raven:
## topmodule
module topmodule( input clk,
input rst,
output [3:0] anode,
output [7:0] cathode,
input B1, B2, B3, B4,
input [4:0] operation);
Settings: LEC_CHECK=0, ABC_AREA=1, CAP_MARGIN=20, CORE_MARGIN=2, CORE_UTILIZATION=72, CTS_CLUSTER_SIZE=10, PLACE_DENSITY_LB_ADDON=0.13, SETUP_SLACK_MARGIN=4.42, SLEW_MARGIN=20, TNS_END_PERCENT=5; clock period 16.4 ns.
run.sh (not shown) runs the stock make flow with config.mk's settings and CLKGATE_MAP_FILE=.
In the summary table, raven is marked failed, with error ODB-0269 raised in global routing.
Input changes introduced in cedar (baseline for comparison: raven):
- clearing TNS_END_PERCENT, which used to be 5
==> comparison <==
- raven failed in global routing with ODB-0269.
- Status: cedar FAILED at global routing (tool error)
- Going from raven to cedar, proportion of register bits with asynchronous set or reset after synthesis ~0 delta, die area ~0 delta, mean instance size in the synthesized netlist ~0 delta.
- Diff raven..cedar | synthesized cell count | unchanged
Modified inputs, willow compared to cedar
- an added PLACE_DENSITY of 0.36
- a deleted SETUP_SLACK_MARGIN that had been 4.42
- a deleted PLACE_DENSITY_LB_ADDON that had been 0.13
- a change of CORE_UTILIZATION from 72 to 62
- a deleted CTS_CLUSTER_SIZE that had been 10
- a change of the clock period (ns, I/O delays scaled along) from 16.4 to 13.6
==> comparison <==
- Summary of willow over cedar: number of post-CTS setup repair buffers climbed 48; total placed cells including tap cells climbed 75; maximum clock path buffer count barely changed; H-tree level count barely changed.
- In willow relative to cedar, standard cell core area had gone up by more than 10%.
- Arithmetic-cell share of the synthesized area counting full adders, half adders and majority gates: willow vs cedar identical
- Final checks on willow, whose flow otherwise completed, came back failing, citing max-capacitance violations, max-slew violations, negative setup slack.
- Between cedar and willow, the full die area is higher for willow.
### willow -> tundra
- removing PLACE_DENSITY (formerly 0.36)
- changing CORE_UTILIZATION from 62 to 70
- changing the clock period (ns, I/O delays scaled along) from 13.6 to 40.4
==> comparison <==
Between tundra and willow, it is tundra whose post-cts sizing count is lower, by 62. Summary of tundra over willow: combinational fraction of the cell area +8.8 points, cell count went down by about 14%, count of endpoints failing setup in the final report fell 6, number of vias per cell fell 0.45. | sequential share of cell area | tundra vs willow | 3.3 points higher |. The cell area number comes out higher for willow vs tundra. In summary, tundra completed successfully, with a layout that passed the timing, DRC and antenna checks.

* * *

alpha:
Starting RTL as in the previous note.
export LEC_CHECK = 0
export ABC_AREA = 1
export CAP_MARGIN = 20
export CELL_PAD_IN_SITES_DETAIL_PLACEMENT = 0
export CELL_PAD_IN_SITES_GLOBAL_PLACEMENT = 0
export CORE_ASPECT_RATIO = 0.67
export CORE_MARGIN = 2
export CORE_UTILIZATION = 18
export MAX_ROUTING_LAYER = met5
export MIN_ROUTING_LAYER = met2
export PLACE_DENSITY = 0.42
export SETUP_SLACK_MARGIN = 5.0
export SLEW_MARGIN = 30
create_clock -name core_clock -period 23.5 [get_ports {clk}]
alpha has completed all stages; timing, DRC and antenna checks passed.
diff inputs: alpha => beta
# alpha
export LEC_CHECK = 0
export ABC_AREA = 1
export CAP_MARGIN = 20
export CELL_PAD_IN_SITES_DETAIL_PLACEMENT = 0
export CELL_PAD_IN_SITES_GLOBAL_PLACEMENT = 0
export CORE_ASPECT_RATIO = 0.67
export CORE_MARGIN = 2
export CORE_UTILIZATION = 18
export MAX_ROUTING_LAYER = met5
export MIN_ROUTING_LAYER = met2
export PLACE_DENSITY = 0.42
export SETUP_SLACK_MARGIN = 5.0
export SLEW_MARGIN = 30
create_clock -name core_clock -period 23.5 [get_ports {clk}]
# beta
export LEC_CHECK = 0
export CAP_MARGIN = 20
export CELL_PAD_IN_SITES_DETAIL_PLACEMENT = 2
export CELL_PAD_IN_SITES_GLOBAL_PLACEMENT = 3
export CORE_ASPECT_RATIO = 0.67
export CORE_MARGIN = 2
export CORE_UTILIZATION = 18
export MAX_ROUTING_LAYER = met5
export MIN_ROUTING_LAYER = met2
export PLACE_DENSITY = 0.42
export SETUP_SLACK_MARGIN = 5.0
export SLEW_MARGIN = 30
create_clock -name core_clock -period 23.5 [get_ports {clk}]
beta: flow complete, layout not clean; failing: setup timing. Final cell area: beta above alpha. beta against alpha: hold slack climbed 0.0035 ns, cell count after placement dropped 6.8%.
#### Input delta (gamma over beta)
# beta
export LEC_CHECK = 0
export CAP_MARGIN = 20
export CELL_PAD_IN_SITES_DETAIL_PLACEMENT = 2
export CELL_PAD_IN_SITES_GLOBAL_PLACEMENT = 3
export CORE_ASPECT_RATIO = 0.67
export CORE_MARGIN = 2
export CORE_UTILIZATION = 18
export MAX_ROUTING_LAYER = met5
export MIN_ROUTING_LAYER = met2
export PLACE_DENSITY = 0.42
export SETUP_SLACK_MARGIN = 5.0
export SLEW_MARGIN = 30
create_clock -name core_clock -period 23.5 [get_ports {clk}]
# gamma
export LEC_CHECK = 0
export ABC_AREA = 1
export CAP_MARGIN = 20
export CORE_MARGIN = 2
export CORE_UTILIZATION = 70
export PLACE_DENSITY = 0.65
export SETUP_SLACK_MARGIN = 5.0
export SLEW_MARGIN = 20
create_clock -name core_clock -period 20.0 [get_ports {clk}]
--- outcome ---
As the logs show, gamma stopped at global routing (5_1_grt) after a tool error, so it never reached the end of the flow.
The compound-cell area share of the yosys netlist in gamma sits 11 points below the value recorded for beta.
Sort gamma and beta by share of the core filled by cells before placement, descending, and gamma comes first.
Number of placed cells counting well taps (gamma vs. beta) decreases by more than 10%
gamma ends up with higher cell count in the Yosys report than beta does.
Diff gamma and beta: sequential-to-total area share from yosys stat higher in gamma
In gamma, simple-gate area share of the yosys netlist is higher than in beta.
Of gamma and beta, the run reporting the lower adder and majority cell fraction of the synthesized area was gamma.
[inputs] delta vs gamma
# gamma
export LEC_CHECK = 0
export ABC_AREA = 1
export CAP_MARGIN = 20
export CORE_MARGIN = 2
export CORE_UTILIZATION = 70
export PLACE_DENSITY = 0.65
export SETUP_SLACK_MARGIN = 5.0
export SLEW_MARGIN = 20
create_clock -name core_clock -period 20.0 [get_ports {clk}]
# delta
export LEC_CHECK = 0
export ABC_AREA = 1
export CAP_MARGIN = 20
export CORE_MARGIN = 2
export CORE_UTILIZATION = 70
export PLACE_DENSITY = 0.65
export SLEW_MARGIN = 20
export TNS_END_PERCENT = 5
create_clock -name core_clock -period 20.0 [get_ports {clk}]
Results
- Tool error ODB-0269 stopped delta during global routing (5_1_grt); no final results.
- From gamma to delta, die width did not move at all.
- Summary: with gamma as the reference, routability congestion estimate in delta moved down by a few percent.
- As far as number of distinct standard cells referenced by the synthesized netlist goes, delta and gamma are indistinguishable; the numbers are identical.
- Going from gamma to delta, overall die area held steady; number of resized instances in the post-cts repair step shrank by 16%.
The inputs of epsilon differ from those of delta as listed below.
# delta
export LEC_CHECK = 0
export ABC_AREA = 1
export CAP_MARGIN = 20
export CORE_MARGIN = 2
export CORE_UTILIZATION = 70
export PLACE_DENSITY = 0.65
export SLEW_MARGIN = 20
export TNS_END_PERCENT = 5
create_clock -name core_clock -period 20.0 [get_ports {clk}]
# epsilon
export LEC_CHECK = 0
export CAP_MARGIN = 20
export CORE_MARGIN = 2
export CORE_UTILIZATION = 59
export SLEW_MARGIN = 20
create_clock -name core_clock -period 13.6 [get_ports {clk}]
[summary]
Final checks on epsilon, whose flow otherwise completed, came back failing, citing setup timing. On cell area after synthesis, delta beats epsilon. Measured against epsilon, the floorplan die width of delta comes out at 0.915 times the reference value. epsilon vs. delta: simple-gate area share of the yosys netlist -10 points; number of instances in the synthesized netlist -470. Of delta and epsilon, the run reporting the higher placement row count was epsilon. Effective utilization at floorplan for epsilon is lower than for delta.

* * *

Starting RTL as in the previous note.
Settings: LEC_CHECK=0, CAP_MARGIN=40, CORE_ASPECT_RATIO=0.84, CORE_MARGIN=2, CORE_UTILIZATION=72, CTS_CLUSTER_DIAMETER=357, CTS_CLUSTER_SIZE=13, PLACE_DENSITY=0.64, SETUP_SLACK_MARGIN=-1.28, SLEW_MARGIN=20, TNS_END_PERCENT=5; clock period 13.0 ns.
The baseline ran to the end with violations: setup timing.
Next try:
ABC_AREA = 1   (was default)
CAP_MARGIN = 20   (was 40)
CORE_ASPECT_RATIO = default   (was 0.84)
CTS_CLUSTER_DIAMETER = default   (was 357)
CTS_CLUSTER_SIZE = default   (was 13)
PLACE_DENSITY = default   (was 0.64)
PLACE_DENSITY_LB_ADDON = 0.15   (was default)
SETUP_SLACK_MARGIN = default   (was -1.28)
TNS_END_PERCENT = default   (was 5)
clock period = 19.1 ns   (was 13.0 ns; I/O delays follow)
The changed run ended with an error in global routing, error GRT-0232.
Synthesized cell count is higher by 19%.
Synthesized area is lower by 1.1%.
Die size is lower by 1.1%.
Next try:
CORE_ASPECT_RATIO = 0.5   (was default)
CORE_UTILIZATION = 70   (was 72)
PLACE_DENSITY_LB_ADDON = default   (was 0.15)
clock period = 19.5 ns   (was 19.1 ns; I/O delays follow)
=> The new run died in global routing, error GRT-0232; area after synthesis stays the same; synthesized cell count stays the same; die size goes up by 3.1%.
Next try:
CORE_ASPECT_RATIO = default   (was 0.5)
PLACE_DENSITY = 0.65   (was default)
SETUP_SLACK_MARGIN = -1.38   (was default)
clock period = 20.0 ns   (was 19.5 ns; I/O delays follow)
Effect: The changed run stopped in global routing. Die size barely changes. Area after synthesis does not change. Synthesized cell count stays the same.

* * *

topmodule again, from the RTL that the note above started with.
clock: 32.0 ns
lec_check: 0
abc_area: 1
cap_margin: 20
cell_pad_in_sites_global_placement: 2
core_margin: 2
core_utilization: 40
cts_cluster_size: 13
slew_margin: 20
tns_end_percent: 75
Change:
ABC_AREA = not set   (was 1)
CELL_PAD_IN_SITES_DETAIL_PLACEMENT = 1   (was not set)
CELL_PAD_IN_SITES_GLOBAL_PLACEMENT = not set   (was 2)
CORE_MARGIN = 4   (was 2)
CORE_UTILIZATION = 25   (was 40)
CTS_CLUSTER_SIZE = not set   (was 13)
MAX_ROUTING_LAYER = met5   (was not set)
MIN_ROUTING_LAYER = met1   (was not set)
PLACE_DENSITY_LB_ADDON = 0.25   (was not set)
SETUP_SLACK_MARGIN = -0.05   (was not set)
TNS_END_PERCENT = 30   (was 75)
Count of clock-buffer cells in the layout is higher by 6. Clock power increases by 11%. Routed wire length came out higher by 19%. Utilization fell by 16 points. Die size grows by 65%.
Change:
CORE_MARGIN = 2   (was 4)
CORE_UTILIZATION = 40   (was 25)
MAX_ROUTING_LAYER = not set   (was met5)
MIN_ROUTING_LAYER = not set   (was met1)
PLACE_DENSITY = 0.65   (was not set)
PLACE_DENSITY_LB_ADDON = not set   (was 0.25)
SETUP_SLACK_MARGIN = not set   (was -0.05)
Power shrinks by 4.7%. Final area drops by 2.7%. Core utilization came out higher by 16 points.
Change:
ABC_AREA = 0   (was not set)
CELL_PAD_IN_SITES_DETAIL_PLACEMENT = not set   (was 1)
CELL_PAD_IN_SITES_GLOBAL_PLACEMENT = 2   (was not set)
CORE_MARGIN = 7   (was 2)
CTS_CLUSTER_SIZE = 65   (was not set)
GPL_ROUTABILITY_DRIVEN = 0   (was not set)
HOLD_SLACK_MARGIN = -0.07   (was not set)
PLACE_DENSITY = not set   (was 0.65)
PLACE_DENSITY_LB_ADDON = 0.01   (was not set)
TNS_END_PERCENT = 75   (was 30)
Outcome: The changed run finished with timing, DRC and antenna clean. Design area rose by 0.38%. Sequential power is about the same. Synthesized cell count does not change. Total power fell by 0.39%. First-iteration DRC count fell by 7.5%. Setup slack improves by 0.18 ns. Global-route usage fell by 3.9 points.
Change:
ABC_AREA = 1   (was 0)
CAP_MARGIN = 5   (was 20)
CELL_PAD_IN_SITES_GLOBAL_PLACEMENT = not set   (was 2)
CORE_MARGIN = 2   (was 7)
CTS_CLUSTER_DIAMETER = 370   (was not set)
CTS_CLUSTER_SIZE = 70   (was 65)
GPL_ROUTABILITY_DRIVEN = not set   (was 0)
HOLD_SLACK_MARGIN = not set   (was -0.07)
PLACE_DENSITY_LB_ADDON = 0.2   (was 0.01)
SETUP_SLACK_MARGIN = 1.34   (was not set)
TNS_END_PERCENT = not set   (was 75)
Effect: The new run completed with no timing, DRC or antenna violations; final area fell by about 1.1%; clock power fell by about 6%; setup slack gets better by 1.8 ns.
Change:
CAP_MARGIN = 20   (was 5)
CORE_UTILIZATION = 68   (was 40)
CTS_CLUSTER_DIAMETER = not set   (was 370)
CTS_CLUSTER_SIZE = not set   (was 70)
PLACE_DENSITY_LB_ADDON = not set   (was 0.2)
SETUP_SLACK_MARGIN = not set   (was 1.34)
clock period = 23.7 ns   (was 32.0 ns; I/O delays follow)
=> Power climbs by 40%. Clock skew hardly moves. Register-to-register slack loses 3.1 ns. Non-clock buffer count climbs by 84. Global-route usage climbs by 13 points.

* * *

Setup of try-garnet:
Starting RTL as in the previous note.
clock: 44.6 ns
lec_check: 0
cap_margin: 20
cell_pad_in_sites_detail_placement: 2
cell_pad_in_sites_global_placement: 3
core_aspect_ratio: 1.24
core_margin: 2
core_utilization: 34
cts_cluster_diameter: 392
cts_cluster_size: 95
gpl_routability_driven: 0
gpl_timing_driven: 0
max_routing_layer: met5
min_routing_layer: met1
place_density_lb_addon: 0.18
setup_slack_margin: 5.0
slew_margin: 25
tns_end_percent: 75
Looking at the reports, try-garnet completed the entire flow and the layout it produced met the timing, DRC and antenna checks.
Setup changes, try-garnet to try-ember
- TNS_END_PERCENT: 75 -> 15
- CTS_CLUSTER_DIAMETER: 392 -> 129
- GPL_TIMING_DRIVEN: 0 -> unset
- GPL_ROUTABILITY_DRIVEN: 0 -> unset
- CORE_UTILIZATION: 34 -> 18
- SETUP_SLACK_MARGIN: 5.0 -> 2.04
- try-ember improves on try-garnet in maximum frequency from static timing analysis.
- Looking at the reports, try-ember completed the entire flow and the layout it produced met the timing, DRC and antenna checks.
- try-garnet reached the end of the flow, and the finished layout is clean on the timing, DRC and antenna checks.
- Of try-garnet and try-ember, try-garnet shows the lower synthesis-to-layout area growth, with try-ember above it.
- Summary of try-ember over try-garnet: worst-case setup margin in the final layout now sits higher, effective utilization at floorplan now sits lower.
[inputs] try-harbor vs try-ember
- a change of MIN_ROUTING_LAYER from met1 to met2
- a deleted PLACE_DENSITY_LB_ADDON that had been 0.18
- a change of CTS_CLUSTER_DIAMETER from 129 to 219
- a change of CORE_ASPECT_RATIO from 1.24 to 0.67
- a change of SLEW_MARGIN from 25 to 30
- a deleted TNS_END_PERCENT that had been 15
- a change of SETUP_SLACK_MARGIN from 2.04 to 5.0
- an added PLACE_DENSITY of 0.42
- a change of CTS_CLUSTER_SIZE from 95 to 46
- an added ABC_AREA of 1
- a change of the clock period (ns, I/O delays scaled along) from 44.6 to 23.5
Notes after the runs:
try-harbor vs. try-ember: share of total power in combinational logic now larger, utilization picked up an extra 3.6 points, switching part of the total increased 1.9 points, minimum period implied by the final worst setup slack lost 8.70 ns, final cell count now sits higher.
Looking at horizontal die size, try-harbor sits above try-ember.
The run showing the greater gate count of the mapped netlist is try-harbor.
Synthesized area, try-harbor vs try-ember: down slightly
try-harbor ended up with a higher tap cell instance count than try-ember did.
try-harbor reports a higher simple-gate area share of the yosys netlist than try-ember does.
## Diff of input files: try-yarrow against try-harbor
- ABC_AREA removed (was 1)
- CTS_CLUSTER_DIAMETER removed (was 219)
- CELL_PAD_IN_SITES_GLOBAL_PLACEMENT removed (was 3)
- SLEW_MARGIN changed from 30 to 20
- CORE_UTILIZATION changed from 18 to 48
- PLACE_DENSITY removed (was 0.42)
- MAX_ROUTING_LAYER removed (was met5)
- CORE_ASPECT_RATIO removed (was 0.67)
- MIN_ROUTING_LAYER removed (was met2)
- CELL_PAD_IN_SITES_DETAIL_PLACEMENT removed (was 2)
- SETUP_SLACK_MARGIN removed (was 5.0)
- CTS_CLUSTER_SIZE removed (was 46)
- the clock period (ns, I/O delays scaled along) changed from 23.5 to 30.0
==> comparison <==
try-yarrow did not stop at any stage, and its layout met the timing, DRC and antenna checks.
try-yarrow against try-harbor: logic share of the area increased 15 points; overall power of the completed layout moved down.
The layer carrying the most global-route usage comes out met3 in one run and met2 in the other, namely in try-harbor and try-yarrow respectively.
Compared with try-harbor, try-yarrow improves cell area.
Comparing count of clock-buffer cells in the layout for try-yarrow and try-harbor, the smaller number came from try-harbor.
Count of non-CTS buffers in the layout (higher): try-harbor
Looking only at initial standard-cell utilization of the core, and setting everything else aside, the higher value of try-yarrow and try-harbor goes to try-yarrow.
Compared with try-harbor, in try-yarrow first-iteration DRC count fell 881; final-layout setup total negative slack did not really move; mean area per synthesized cell higher.
Here is what was changed in the inputs of try-lagoon compared with try-yarrow.
- putting CTS_CLUSTER_SIZE at 25 where nothing was set
- swapping 48 for 72 in CORE_UTILIZATION
- putting SETUP_SLACK_MARGIN at 3.94 where nothing was set
- swapping 30.0 for 13.6 in the clock period (ns, I/O delays scaled along)
Tool error ODB-0269 stopped try-lagoon during global routing (5_1_grt); no final results.
From try-yarrow to try-lagoon the numbers moved as follows: total placed instance area rose by 0.0013 sq mm; number of buffers inserted to repair setup after CTS rose by 76; HPWL after detailed placement rose by 13%; yosys stat chip area stayed essentially flat; starting utilization of the core area rose by 25 points.
Relative to try-yarrow, the number of cells upsized or downsized after cts of try-lagoon is higher by 49.
| setup slack after placement | try-lagoon vs try-yarrow | worse |
In try-lagoon relative to try-yarrow, die size had gone down by more than a quarter.
The lower final weighted congestion of routability-driven global placement of try-lagoon and try-yarrow is in try-yarrow.
Compared with try-yarrow, try-lagoon shows a die width that is 18% lower.
Power and IR drop assume default switching activity.
